==> v12: inputs <==
Design CPU, start of the top module:
module CPU(clk, reset, memory_in, memory_addr, memory_out, memory_write);
	parameter WORD_SIZE = 16, ALU_OP_SIZE = 3, REG_ADDR_SIZE = 3;
	input clk, reset;
	input [WORD_SIZE-1:0] memory_in;
	output [WORD_SIZE-1:0] memory_addr, memory_out;
	output memory_write;
	wire mem_out_mux;
	wire [1:0] ALU_in2_mux, PC_mux, memory_addr_mux, data_in_mux;
	wire reg_buff1_write, reg_buff2_write, status_reg_write, ALU_out_write;
	wire reg_write, PC_write, IR_write;
	wire [4:0] opcode;
	wire [WORD_SIZE-1:0] status_reg;
	control_unit control_unit(clk, reset, ALU_in2_mux, mem_out_mux, PC_mux, memory_addr_mux, data_in_mux,
					 reg_buff1_write, reg_buff2_write, status_reg_write, ALU_out_write,
					 reg_write, PC_write, IR_write, memory_write, opcode, status_reg);
	datapath datapath(clk, ALU_in2_mux, mem_out_mux, PC_mux, memory_addr_mux, data_in_mux,
				reg_buff1_write, reg_buff2_write, status_reg_write, ALU_out_write,
				reg_write, PC_write, IR_write,
				memory_in, memory_addr, memory_out,
				opcode, status_reg);
endmodule
clock: 5.85 ns
lec_check: 0
cap_margin: 20
cell_pad_in_sites_detail_placement: 2
cell_pad_in_sites_global_placement: 0
core_aspect_ratio: 1.34
core_margin: 4
core_utilization: 52
cts_cluster_size: 74
gpl_routability_driven: 1
gpl_timing_driven: 1
hold_slack_margin: 0.14
min_routing_layer: met1
place_density_lb_addon: 0.05
setup_slack_margin: 0.47
slew_margin: 5
tns_end_percent: 85
run.sh (not shown) runs the stock make flow with config.mk's settings and CLKGATE_MAP_FILE=.
==> inputs of v21, as changes to v12 <==
==> flow/config.mk (replaced) <==
export PLATFORM = sky130hd
export DESIGN_NAME = CPU
export DESIGN_NICKNAME = CPU
export VERILOG_FILES = /design/flow/design.v
export SDC_FILE = /design/flow/constraint.sdc
export NUM_CORES = 4
export LEC_CHECK = 0
export CAP_MARGIN = 20
export CELL_PAD_IN_SITES_GLOBAL_PLACEMENT = 0
export CORE_MARGIN = 2
export CORE_UTILIZATION = 69
export CTS_CLUSTER_SIZE = 36
export GPL_TIMING_DRIVEN = 1
export PLACE_DENSITY = 0.66
export SETUP_SLACK_MARGIN = 0.47
export SLEW_MARGIN = 20
export TNS_END_PERCENT = 35
==> flow/constraint.sdc (replaced) <==
create_clock -name core_clock -period 6.67 [get_ports {clk}]
set_input_delay 1.3340 -clock core_clock [delete_from_list [all_inputs] [get_ports {clk}]]
set_output_delay 1.3340 -clock core_clock [all_outputs]
set_load 0.01 [all_outputs]
==> ds_physical_params.txt <==
Summary of implementation characteristics

Parameter                              Value

Final timing
  Count of final setup violators .................. 3
  Final worst slack .................. -192 ps

Place
  Final weighted congestion in routability-driven placement .................. 1.08

Floorplan
  Die x size .................. 162 µm
  Core utilization at floorplan .................. 70.7%
  Die area .................. 26400 µm²
  Total core area .................. 24500 µm²
  Die boundary height .................. 162 µm

Outcome
  Layout check faults ............. negative setup slack
  Result of the run .................. complete, but fails checks
-- figures above: v21

==> ds_physical_params.txt <==
Physical design parameters

Parameter                              Value

Floorplan
  Die boundary height .................. 219 µm
  Total core area .................. 32900 µm²
  Die x size .................. 166 µm
  Core utilization at floorplan .................. 52.5%

Outcome
  Result of the run .................. did not finish
  First error in the log .................. [ERROR DPL-0033] detailed placement checks failed during check placement.
  Halt Stage .................. 3_5_place_dp

Place
  Final weighted congestion in routability-driven placement .................. 0.981
-- figures above: v12


* * *

==> trial 44 <==
==> flow/design.v <==
	parameter cmp = 5'b11000;
	parameter load_r = 5'b11001;
	parameter store_r = 5'b11010;
	parameter br = 5'b11011;
	parameter cmpi = 5'b11100;
	parameter load = 5'b11101;
	parameter store = 5'b11110;
	parameter load_i = 5'b11111;
	parameter b = 5'b10000;
	parameter beq = 5'b10001;
	parameter bne = 5'b10010;
	parameter bhe = 5'b10011;
	parameter bst = 5'b10100;
	parameter bleq = 5'b10101;
	parameter blne = 5'b10110;
	parameter bl = 5'b10111;
	parameter WORD_SIZE = 16, ALU_OP_SIZE = 3, REG_ADDR_SIZE = 3;
module mux2(out, select, in0, in1, in2, in3);
	parameter WORD_SIZE = 16;
	output reg [WORD_SIZE-1:0] out;
	input [WORD_SIZE-1:0] in0, in1, in2, in3;
	input [1:0] select;
	always@* begin
		case(select)
			2'b00: out = in0;
			2'b01: out = in1;
			2'b10: out = in2;
			2'b11: out = in3;
		endcase
	end
endmodule
module ALU(out, flags, op, in_a, in_b);
	parameter WORD_SIZE = 16, OP_SIZE = 3;
	output reg[WORD_SIZE-1:0] out;
	output[WORD_SIZE-1:0] flags;
	input[OP_SIZE-1:0] op;
	input[WORD_SIZE-1:0] in_a;
	input[WORD_SIZE-1:0] in_b;
	always@(op,in_a,in_b) begin
		case(op)
			1'b0: out = in_a + in_b;
			1'b1: out = in_a - in_b;
			2'b10: out = ~in_a;
			2'b11: out = in_a & in_b;
			3'b100: out = in_a | in_b;
			3'b101: out = in_a ^ in_b;
			3'b110: out = in_a * in_b;
			3'b111: out = in_a >> in_b;
		endcase
	end
	assign flags[WORD_SIZE-1:3] = 0;
	assign flags[0] = (in_a == in_b);
	assign flags[1] = (in_a >= in_b);
	assign flags[2] = (out == 0);
endmodule
module register_file(reg_buff1, reg_buff2, write, addr1, addr2, addr_in,
							data_in, clk, write_buff1, write_buff2);
	parameter WORD_SIZE = 16, REG_NUM = 8;
	output reg [WORD_SIZE-1:0] reg_buff1,reg_buff2;
	input write, clk, write_buff1, write_buff2;
	input [2:0] addr1, addr2, addr_in;
	input [WORD_SIZE-1:0] data_in;
	reg [WORD_SIZE-1:0] reg_file[REG_NUM-1:0];
	always@(posedge clk) begin
		if(write_buff1)
			reg_buff1 <= reg_file[addr1];
		if(write_buff2)
			reg_buff2 <= reg_file[addr2];
	end
	always@(posedge clk) begin
		if(write) reg_file[addr_in] <= data_in;
	end
endmodule
module ir_decode(instruction_reg, reg_addr2, reg_addr1, reg_addr_in,
					  imm1, imm2, imm3, alu_op, opcode);
	parameter cmp = 5'b11000;
	parameter load_r = 5'b11001;
	parameter store_r = 5'b11010;
	parameter br = 5'b11011;
	parameter cmpi = 5'b11100;
	parameter load = 5'b11101;
	parameter store = 5'b11110;
	parameter load_i = 5'b11111;
	parameter b = 5'b10000;
	parameter beq = 5'b10001;
	parameter bne = 5'b10010;
	parameter bhe = 5'b10011;
	parameter bst = 5'b10100;
	parameter bleq = 5'b10101;
	parameter blne = 5'b10110;
	parameter bl = 5'b10111;
	parameter WORD_SIZE = 16, ALU_OP_SIZE = 3, REG_ADDR_SIZE = 3;
	input [WORD_SIZE-1:0] instruction_reg;
	output [REG_ADDR_SIZE-1:0] reg_addr1, reg_addr_in;
	output reg [REG_ADDR_SIZE-1:0] reg_addr2;
	output [10:0] imm1;
	output [7:0] imm2;
	output [4:0] imm3;
	output [ALU_OP_SIZE-1:0] alu_op;
	output [4:0] opcode;
	wire [REG_ADDR_SIZE-1:0] rc, rb, ra;
	assign ra = instruction_reg[2:0];
	assign rb = instruction_reg[5:3];
	assign rc = instruction_reg[8:6];
	assign imm1 = instruction_reg[10:0];
	assign imm2 = instruction_reg[10:3];
	assign imm3 = instruction_reg[10:6];
	assign opcode = instruction_reg[15:11];
	assign alu_op = (opcode == load_r || opcode == store_r) ? 3'b000 : opcode[2:0];
	parameter lr = 3'b111;
	assign reg_addr1 = (opcode == br || opcode == store || opcode == cmp || opcode == cmpi) ? ra : rb;
	always@(*) begin
		if(opcode == store_r) reg_addr2 = ra;
		else if(opcode == cmp) reg_addr2 = rb;
		else reg_addr2 = rc;
	end
	assign reg_addr_in = (opcode == bl) ? lr : ra;
endmodule
module control_unit(clk, reset, ALU_in2_mux, mem_out_mux, PC_mux, memory_addr_mux, data_in_mux,
						  reg_buff1_write, reg_buff2_write, status_reg_write, ALU_out_write,
						  reg_write, PC_write, IR_write, memory_write, opcode, status_reg);
	parameter cmp = 5'b11000;
	parameter load_r = 5'b11001;
	parameter store_r = 5'b11010;
	parameter br = 5'b11011;
	parameter cmpi = 5'b11100;
	parameter load = 5'b11101;
	parameter store = 5'b11110;
	parameter load_i = 5'b11111;
	parameter b = 5'b10000;
	parameter beq = 5'b10001;
	parameter bne = 5'b10010;
	parameter bhe = 5'b10011;
	parameter bst = 5'b10100;
	parameter bleq = 5'b10101;
	parameter blne = 5'b10110;
	parameter bl = 5'b10111;
	parameter WORD_SIZE = 16, ALU_OP_SIZE = 3, REG_ADDR_SIZE = 3;
	input clk, reset;
	input [4:0] opcode;
	input [WORD_SIZE-1:0] status_reg;
	output reg mem_out_mux;
	output reg [1:0] ALU_in2_mux, PC_mux, memory_addr_mux, data_in_mux;
	output reg reg_buff1_write, reg_buff2_write, status_reg_write, ALU_out_write;
	output reg reg_write, PC_write, IR_write, memory_write;
	parameter fetch = 0, decode = 1, execute = 2, memory_access = 3, write_back = 4, reset_st = 5;
	reg [2:0] stage;
	always @(*) begin
		disable_write_signals;
		zero_muxes;
		case(stage)
			fetch: begin
				memory_addr_mux = 0;
				IR_write = 1;
				PC_mux = 0;
				PC_write = 1;
			end
			decode: begin
				reg_buff1_write = (alu_op(opcode) || inst_type(opcode) == 2 ||
										 opcode == store ||  opcode == store_r ||
										 opcode == load_r || cmp_op(opcode));
				reg_buff2_write = (inst_type(opcode) == 1 || opcode == cmp ||
										 opcode == store_r || opcode == cmp);
			end
			execute: begin
				if((inst_type(opcode) == 1 || opcode == cmp)) ALU_in2_mux = 0;
				else if(opcode == cmpi) ALU_in2_mux = 2;
				else ALU_in2_mux = 1;
				ALU_out_write = 1;
				if(opcode != load_r && opcode != store_r) status_reg_write = 1;
			end
			memory_access: begin
				if(opcode == load || opcode == load_r) begin
					if(opcode == load) memory_addr_mux = 2;
					else memory_addr_mux = 3;
					data_in_mux = 1;
					reg_write = 1;
				end
				if(opcode == store || opcode == store_r) begin
					if(opcode == store) memory_addr_mux = 2;
					else memory_addr_mux = 3;
					mem_out_mux = (opcode == store);
					memory_write = 1;
				end
			end
			write_back: begin
				if(write_reg_file(opcode)) begin
					if(opcode == load_i) data_in_mux = 2;
					else if(opcode == bl) data_in_mux = 3;
					else if(alu_op(opcode)) data_in_mux = 0;
					reg_write = 1;
				end
				if(inst_type(opcode) == 4 || opcode == br) begin
					if(opcode == br) PC_mux = 2;
					else PC_mux = 1;
					PC_write = 1;
				end
			end
			reset_st: begin
				PC_mux = 3;
				PC_write = 1;
			end
		endcase
	end
	always @(posedge clk or posedge reset) begin
		if(reset) begin
			stage <= reset_st;
		end else
		case(stage)
			fetch: stage <= decode;
			decode:
				if(opcode == load_i || opcode == br || (inst_type(opcode) == 4 &&	
						~cancel_branch(opcode, status_reg[1:0])))
					stage <= write_back;
				else if(cancel_branch(opcode, status_reg[1:0]))
					stage <= fetch;
				else if(opcode == load || opcode == store)
					stage <= memory_access;
				else
					stage <= execute;
			execute:
				if(cmp_op(opcode))
					stage <= fetch;
				else if(opcode == load_r || opcode == store_r)
					stage <= memory_access;
				else
					stage <= write_back;
			memory_access: stage <= fetch;
			write_back: stage <= fetch;
			reset_st: stage <= fetch;
		endcase
	end
	task disable_write_signals;
		{reg_buff1_write, reg_buff2_write, status_reg_write, ALU_out_write, 
			reg_write, PC_write, IR_write, memory_write} = 0;
	endtask
	task zero_muxes;
		{ALU_in2_mux, mem_out_mux, PC_mux, memory_addr_mux, data_in_mux} = 0;
	endtask
	function [2:0] inst_type;
		input [4:0] op;
		if(op[4:3] == 2'b00) inst_type = 1;
		else if(op[4:2] == 3'b110 || op[4:3] == 2'b01) inst_type = 2;
		else if(op[4:2] == 3'b111) inst_type = 3;
		else if(op[4:3] == 2'b10) inst_type = 4;
		else inst_type = 0;
	endfunction
	function alu_op;
		input [4:0] op;
		alu_op = ~op[4];
	endfunction
	function write_reg_file;
		input [4:0] op;
		write_reg_file = (op == load_i || op == bl || alu_op(op));
	endfunction
	function cancel_branch;
		input [4:0] op;
		input [1:0] cond;
		cancel_branch = (((op == beq) && ~cond[0]) || ((op == bne) && cond[0])
							||((op == bleq) && ~cond[0]) || ((op == blne) && cond[0])
							||((op == bhe) && ~cond[1]) || ((op == bst) && cond[1]));
	endfunction
	function cmp_op;
		input [4:0] op;
		cmp_op = (op == cmp || op == cmpi);
	endfunction
	function load_op;
		input [4:0] op;
		load_op = (op == load || op == load_r);
	endfunction
	function store_op;
		input [4:0] op;
		store_op = (op == store || op == store_r);
	endfunction
endmodule
module datapath(clk, ALU_in2_mux, mem_out_mux, PC_mux, memory_addr_mux, data_in_mux,
					 reg_buff1_write, reg_buff2_write, status_reg_write, ALU_out_write,
					 reg_write, PC_write, IR_write,
					 memory_in, memory_addr, memory_out,
					 opcode, status_reg);
	parameter WORD_SIZE = 16, ALU_OP_SIZE = 3, REG_ADDR_SIZE = 3;
	input clk;
	input mem_out_mux;
	input [1:0] ALU_in2_mux, PC_mux, memory_addr_mux, data_in_mux;
	input reg_buff1_write, reg_buff2_write, status_reg_write, ALU_out_write;
	input reg_write, PC_write, IR_write;
	input [WORD_SIZE-1:0] memory_in;
	output [WORD_SIZE-1:0] memory_addr, memory_out;
	output [4:0] opcode;
	output reg [WORD_SIZE-1:0] status_reg;
	reg [WORD_SIZE-1:0] ALU_out_buff, PC, inst_reg;
	wire [WORD_SIZE-1:0] ALU_out, ALU_flags, ALU_in2, PC_in_wire;
	wire [WORD_SIZE-1:0] reg_buff1, reg_buff2, data_in;
	wire [REG_ADDR_SIZE-1:0] reg_addr1, reg_addr2, reg_addr_in;
	wire [ALU_OP_SIZE-1:0] ALU_op;
	wire [10:0] imm1;
	wire [7:0] imm2;
	wire [4:0] imm3;
	mux2 reg_file_mux(data_in, data_in_mux, ALU_out_buff, memory_in, imm2, PC);
	register_file registers(reg_buff1, reg_buff2, reg_write, reg_addr1, reg_addr2,
									reg_addr_in, data_in, clk, reg_buff1_write, reg_buff2_write);
	ALU alu(ALU_out, ALU_flags, ALU_op, reg_buff1, ALU_in2);
	mux2 ALU_mux(ALU_in2, ALU_in2_mux, reg_buff2, imm3, imm2, 0);
	always@(posedge clk) if(ALU_out_write) ALU_out_buff <= ALU_out;
	always@(posedge clk) if(status_reg_write) status_reg <= ALU_flags;
	ir_decode ir_decode(inst_reg, reg_addr2, reg_addr1, reg_addr_in,
				 imm1, imm2, imm3, ALU_op, opcode);
	always@(posedge clk) if(IR_write) inst_reg <= memory_in;
	mux2 PC_mux2(PC_in_wire, PC_mux, PC+1, imm1, reg_buff1, 0);
	always@(posedge clk) if(PC_write) PC <= PC_in_wire;
	mux2 Memory_mux2(memory_addr, memory_addr_mux, PC, reg_buff1, imm2, ALU_out_buff);
	assign memory_out = (mem_out_mux) ? reg_buff1 : reg_buff2;
endmodule
module CPU(clk, reset, memory_in, memory_addr, memory_out, memory_write);
	parameter WORD_SIZE = 16, ALU_OP_SIZE = 3, REG_ADDR_SIZE = 3;
	input clk, reset;
	input [WORD_SIZE-1:0] memory_in;
	output [WORD_SIZE-1:0] memory_addr, memory_out;
	output memory_write;
	wire mem_out_mux;
	wire [1:0] ALU_in2_mux, PC_mux, memory_addr_mux, data_in_mux;
	wire reg_buff1_write, reg_buff2_write, status_reg_write, ALU_out_write;
	wire reg_write, PC_write, IR_write;
	wire [4:0] opcode;
	wire [WORD_SIZE-1:0] status_reg;
	control_unit control_unit(clk, reset, ALU_in2_mux, mem_out_mux, PC_mux, memory_addr_mux, data_in_mux,
					 reg_buff1_write, reg_buff2_write, status_reg_write, ALU_out_write,
					 reg_write, PC_write, IR_write, memory_write, opcode, status_reg);
	datapath datapath(clk, ALU_in2_mux, mem_out_mux, PC_mux, memory_addr_mux, data_in_mux,
				reg_buff1_write, reg_buff2_write, status_reg_write, ALU_out_write,
				reg_write, PC_write, IR_write,
				memory_in, memory_addr, memory_out,
				opcode, status_reg);
endmodule
==> flow/run.sh <==
#!/bin/bash
# the make line also repeats each setting of config.mk as NAME=value (left out here)
make -C /OpenROAD-flow-scripts/flow DESIGN_CONFIG=/design/flow/config.mk WORK_HOME=/design/flow/orfs CLKGATE_MAP_FILE= finish
==> flow/config.mk <==
export PLATFORM = sky130hd
export DESIGN_NAME = CPU
export DESIGN_NICKNAME = CPU
export VERILOG_FILES = /design/flow/design.v
export SDC_FILE = /design/flow/constraint.sdc
export NUM_CORES = 4
export LEC_CHECK = 0
export CAP_MARGIN = 20
export CORE_MARGIN = 2
export CORE_UTILIZATION = 66
export MAX_ROUTING_LAYER = met4
export PLACE_DENSITY_LB_ADDON = 0.01
export SETUP_SLACK_MARGIN = 1.87
export SLEW_MARGIN = 20
export TNS_END_PERCENT = 5
==> flow/constraint.sdc <==
create_clock -name core_clock -period 6.29 [get_ports {clk}]
set_input_delay 1.2580 -clock core_clock [delete_from_list [all_inputs] [get_ports {clk}]]
set_output_delay 1.2580 -clock core_clock [all_outputs]
set_load 0.01 [all_outputs]
==> inputs of build 74, as changes to trial 44 <==
==> flow/config.mk (replaced) <==
export PLATFORM = sky130hd
export DESIGN_NAME = CPU
export DESIGN_NICKNAME = CPU
export VERILOG_FILES = /design/flow/design.v
export SDC_FILE = /design/flow/constraint.sdc
export NUM_CORES = 4
export LEC_CHECK = 0
export ABC_AREA = 1
export CAP_MARGIN = 20
export CELL_PAD_IN_SITES_GLOBAL_PLACEMENT = 0
export CORE_MARGIN = 2
export CORE_UTILIZATION = 72
export GPL_TIMING_DRIVEN = 1
export HOLD_SLACK_MARGIN = 0.29
export SETUP_SLACK_MARGIN = 2.3
export SLEW_MARGIN = 20
export TNS_END_PERCENT = 35
==> flow/constraint.sdc (replaced) <==
create_clock -name core_clock -period 11.0 [get_ports {clk}]
set_input_delay 2.2000 -clock core_clock [delete_from_list [all_inputs] [get_ports {clk}]]
set_output_delay 2.2000 -clock core_clock [all_outputs]
set_load 0.01 [all_outputs]
==> inputs of build 27, as changes to trial 44 <==
==> flow/config.mk (replaced) <==
export PLATFORM = sky130hd
export DESIGN_NAME = CPU
export DESIGN_NICKNAME = CPU
export VERILOG_FILES = /design/flow/design.v
export SDC_FILE = /design/flow/constraint.sdc
export NUM_CORES = 4
export LEC_CHECK = 0
export CAP_MARGIN = 20
export CORE_MARGIN = 2
export CORE_UTILIZATION = 40
export SLEW_MARGIN = 20
==> flow/constraint.sdc (replaced) <==
create_clock -name core_clock -period 10.0 [get_ports {clk}]
set_input_delay 2.0000 -clock core_clock [delete_from_list [all_inputs] [get_ports {clk}]]
set_output_delay 2.0000 -clock core_clock [all_outputs]
set_load 0.01 [all_outputs]
==> reports/qor.yml <==
critical_path:
  r2r_end: "datapath.ALU_out_buff[14]"
  reg2reg_from: "control_unit.stage[3]"
global_routing:
  grt_use_total: 0.522
status:
  status: "no timing/DRC/antenna violations"
layout:
  regArea_um2: 6460
routing:
  met2WireLength_mm: 29.9
synthesis:
  synthAoiAreaFrac: 0.176
[end of results for build 74]
==> reports/qor.yml <==
status:
  status: "no timing/DRC/antenna violations"
synthesis:
  top_cell: "edfxtp_1"
  synthAoiAreaFrac: 0.114
layout:
  regArea_um2: 6460
critical_path:
  reg2reg_from: "datapath.inst_reg[12]"
  r2r_end: "datapath.ALU_out_buff[15]"
run:
  warnings: 61
[end of results for build 27]
==> reports/qor.yml <==
status:
  status: "failed layout checks"
  violations: "setup timing"
critical_path:
  r2r_end: "datapath.ALU_out_buff[15]"
  reg2reg_from: "datapath.inst_reg[11]"
global_routing:
  grt_use_total: 0.471
  grt.overflow.total: 0
synthesis:
  synthAoiAreaFrac: 0.114
  ys_types: 73
timing:
  slew_viol_final: 0
  finalSetupViolCount: 6
  layout_setup_ws_ns: -0.544
routing:
  met2WireLength_mm: 29.4
layout:
  regArea_um2: 6460
[end of results for trial 44]
